// datapath
module datapath(clk, rst, sw, seg0, seg1,seg2,seg3, mem_addr, mem_wdata, mem_we, mem_rdata);
Size in the first run: about 3200 cells after synthesis, about 83 I/O pins, roughly 30000 sq um of cells after synthesis.
clock: 8.86 ns
lec_check: 0
cap_margin: 20
core_margin: 2
core_utilization: 72
max_routing_layer: met4
place_density_lb_addon: 0.01
setup_slack_margin: -0.45
slew_margin: 20
run.sh (not shown) runs the stock make flow with config.mk's settings and CLKGATE_MAP_FILE=.
The first run produced a layout that fails on negative setup slack.
Then changed:
Settings changed: ABC_AREA set to 1, CORE_UTILIZATION 72 to 70, SETUP_SLACK_MARGIN -0.45 to unset.
Clock period 8.86 ns to 7.9 ns, I/O delays scaled along.
Outcome: The new run aborted during global routing on GRT-0232; die size climbs by a few percent; synthesized area climbs slightly; synthesized cell count climbs by a quarter to a third.
Then changed:
Settings changed: CTS_CLUSTER_DIAMETER set to 59, PLACE_DENSITY set to 0.66, PLACE_DENSITY_LB_ADDON 0.01 to unset, SETUP_SLACK_MARGIN set to -0.5.
Clock period 7.9 ns to 8.11 ns, I/O delays scaled along.
The new run reached the layout checks and failed them: negative setup slack.
Synthesized area is unchanged.
Synthesized cell count does not change.
Die area does not change.

---

== the reference run ==
Starting RTL as in the previous note.
## datapath
module datapath(clk, rst, sw, seg0, seg1,seg2,seg3, mem_addr, mem_wdata, mem_we, mem_rdata);
	input clk, rst;
	input [3:0] sw;
	output [6:0] seg0,seg1,seg2,seg3;
	output [15:0] mem_addr;
	output [15:0] mem_wdata;
	output mem_we;
	input [15:0] mem_rdata;
	wire [15:0] rin, rout;
	wire wr_enable, ram_addr_sel, pcin, ram_out_ctrl, instr_ctrl, acc_enable, acc_out_ctrl, pc_enable, pc_out_ctrl, addsub, a_enable, xor_ctrl, cu_out_ctrl, mul_out_ctrl, mul_acc_out_ctrl, sr_sel, add_ctrl;
	wire[15:0] instr, bus, instr_address, cu_out, r0_out, r1_out,r2_out, r3_out, r4_out, r5_out, r6_out, r7_out, r8_out, r9_out,r10_out, r11_out, r12_out, r13_out, mul_acc_out, sp_out;
	wire [15:0] ra_in, acc_out, sr_out;
	reg [15:0] ram_address, sr_in;
	wire [15:0] ram_out;
	wire[1:0] sp_sel;
	wire[3:0] status_reg;
	sixteen_bit_reg instruction_register(.clk(clk),.rst(rst),.D(bus),.Q(instr),.enable(instr_ctrl));
	program_counter pc(.clk(clk),.rst(rst), .select(pcin), .bus(bus), .out(instr_address),.pc_enable(pc_enable));
	always@(ram_addr_sel or sp_out or instr_address) begin
		if (ram_addr_sel == 1'b1)
			ram_address <= sp_out;
		else 
			ram_address <= instr_address;
	end
	assign mem_addr = ram_address;
	assign mem_wdata = bus;
	assign mem_we = wr_enable;
	assign ram_out = mem_rdata;
	control_unit control_unit_inst
	(	
		.clk(clk), .rst(rst), .instr(instr), .rin(rin), 
		.rout(rout), .gin(acc_enable), .gout(acc_out_ctrl), .pcin(pcin), 
		.pcout(pc_out_ctrl), .addsub(addsub), .a_in(a_enable), 
		.xorctrl(xor_ctrl), .ctrl_out(cu_out_ctrl), 
		.out(cu_out),.ram_addr_sel(ram_addr_sel), .ram_out_ctrl(ram_out_ctrl), 
		.instr_enable(instr_ctrl),.pc_enable(pc_enable), .wr_enable(wr_enable), .sp_sel(sp_sel), .sr_sel(sr_sel), .current_status(sr_out[3:0]),
		.mul_out_ctrl(mul_out_ctrl), .mul_acc_out_ctrl(mul_acc_out_ctrl),
		.add_ctrl(add_ctrl)	
	);
	alu alu_inst(
		.clk(clk), .rst(rst), .a(bus),.a_enable(a_enable), 
		.b(bus), .addsub(addsub), .xor_ctrl(xor_ctrl), .acc_out(acc_out), .acc_enable(acc_enable)
		,.mul_acc_out(mul_acc_out), .mul_out_ctrl(mul_out_ctrl), .status_reg(status_reg), .add_ctrl(add_ctrl)
		);
	wire [27:0] displays;
  ...
export LEC_CHECK = 0
export CAP_MARGIN = 20
export CORE_MARGIN = 2
export CORE_UTILIZATION = 72
export CTS_CLUSTER_SIZE = 79
export MAX_ROUTING_LAYER = met4
export PLACE_DENSITY_LB_ADDON = 0.01
export SETUP_SLACK_MARGIN = -0.58
export SLEW_MARGIN = 20
create_clock -name core_clock -period 8.07 [get_ports {clk}]
Stage in which a tool error killed the reference run: global routing (5_1_grt).
Relative to the reference run, the following input files were edited for the trial run:
# the reference run
export LEC_CHECK = 0
export CAP_MARGIN = 20
export CORE_MARGIN = 2
export CORE_UTILIZATION = 72
export CTS_CLUSTER_SIZE = 79
export MAX_ROUTING_LAYER = met4
export PLACE_DENSITY_LB_ADDON = 0.01
export SETUP_SLACK_MARGIN = -0.58
export SLEW_MARGIN = 20
create_clock -name core_clock -period 8.07 [get_ports {clk}]
# the trial run
export LEC_CHECK = 0
export CAP_MARGIN = 20
export CORE_MARGIN = 2
export CORE_UTILIZATION = 65
export MAX_ROUTING_LAYER = met4
export SETUP_SLACK_MARGIN = 1.14
export SLEW_MARGIN = 20
create_clock -name core_clock -period 9.3 [get_ports {clk}]
Results
- Setup slack after placement: the trial run > the reference run
- Going from the reference run to the trial run, site row count grew by 5.4%, overall die width grew by 5.1%.
- global routing (5_1_grt): the reference run exited with error
- The trial run closes out successfully: all stages finished, all timing, DRC and antenna checks passed.
- The trial run vs the reference run: core footprint up in the trial run
- From the reference run to the trial run, total cells reported by yosys after synthesis did not move at all.
- The reference run -> the trial run: half-perimeter wire length of the detailed placement result decreased by a few percent

---

datapath again, from the RTL that the note above started with.
// datapath
module datapath(clk, rst, sw, seg0, seg1,seg2,seg3, mem_addr, mem_wdata, mem_we, mem_rdata);
==> flow/config.mk <==
export PLATFORM = sky130hd
export DESIGN_NAME = datapath
export DESIGN_NICKNAME = datapath
export VERILOG_FILES = /design/flow/design.v
export SDC_FILE = /design/flow/constraint.sdc
export NUM_CORES = 4
export LEC_CHECK = 0
export CAP_MARGIN = 10
export CELL_PAD_IN_SITES_DETAIL_PLACEMENT = 1
export CELL_PAD_IN_SITES_GLOBAL_PLACEMENT = 3
export CORE_ASPECT_RATIO = 1.05
export CORE_MARGIN = 2
export CORE_UTILIZATION = 31
export CTS_CLUSTER_DIAMETER = 325
export GPL_ROUTABILITY_DRIVEN = 0
export GPL_TIMING_DRIVEN = 0
export PLACE_DENSITY_LB_ADDON = 0.01
export SLEW_MARGIN = 40
export TNS_END_PERCENT = 55
==> flow/constraint.sdc <==
create_clock -name core_clock -period 13.8 [get_ports {clk}]
set_input_delay 2.7600 -clock core_clock [delete_from_list [all_inputs] [get_ports {clk}]]
set_output_delay 2.7600 -clock core_clock [all_outputs]
set_load 0.01 [all_outputs]
The baseline went through all stages and came out clean.
==> next run, changes <==
Settings changed: CAP_MARGIN 10 to 20, CELL_PAD_IN_SITES_DETAIL_PLACEMENT 1 to not set, CELL_PAD_IN_SITES_GLOBAL_PLACEMENT 3 to not set, CORE_ASPECT_RATIO 1.05 to not set, CORE_UTILIZATION 31 to 65, CTS_CLUSTER_DIAMETER 325 to not set, GPL_ROUTABILITY_DRIVEN 0 to not set, GPL_TIMING_DRIVEN 0 to not set, MAX_ROUTING_LAYER set to met4, PLACE_DENSITY_LB_ADDON 0.01 to not set, SLEW_MARGIN 40 to 20, TNS_END_PERCENT 55 to not set.
Clock period 13.8 ns to 7.9 ns, I/O delays scaled along.
Outcome:
- Now the flow finished with negative setup slack left
- flip-flop count is unchanged
- non-clock buffer count rises by 233
- global-route usage is higher by 24 points
- final area is higher by 8.1%
- die area drops by 52%
- sequential share of layout area shrinks by 1.9 points
- setup slack is worse by 3.2 ns
- hold slack hardly moves
- via count came out higher by 12%
==> next run, changes <==
Settings changed: CORE_UTILIZATION 65 to 72, CTS_CLUSTER_DIAMETER set to 55, PLACE_DENSITY set to 0.65, SETUP_SLACK_MARGIN set to 1.14.
Clock period 7.9 ns to 9.3 ns, I/O delays scaled along.
=> Now the flow did not get past global routing, error GRT-0232; synthesized cell count does not change; die size decreases by 9.6%; synthesized area is unchanged.
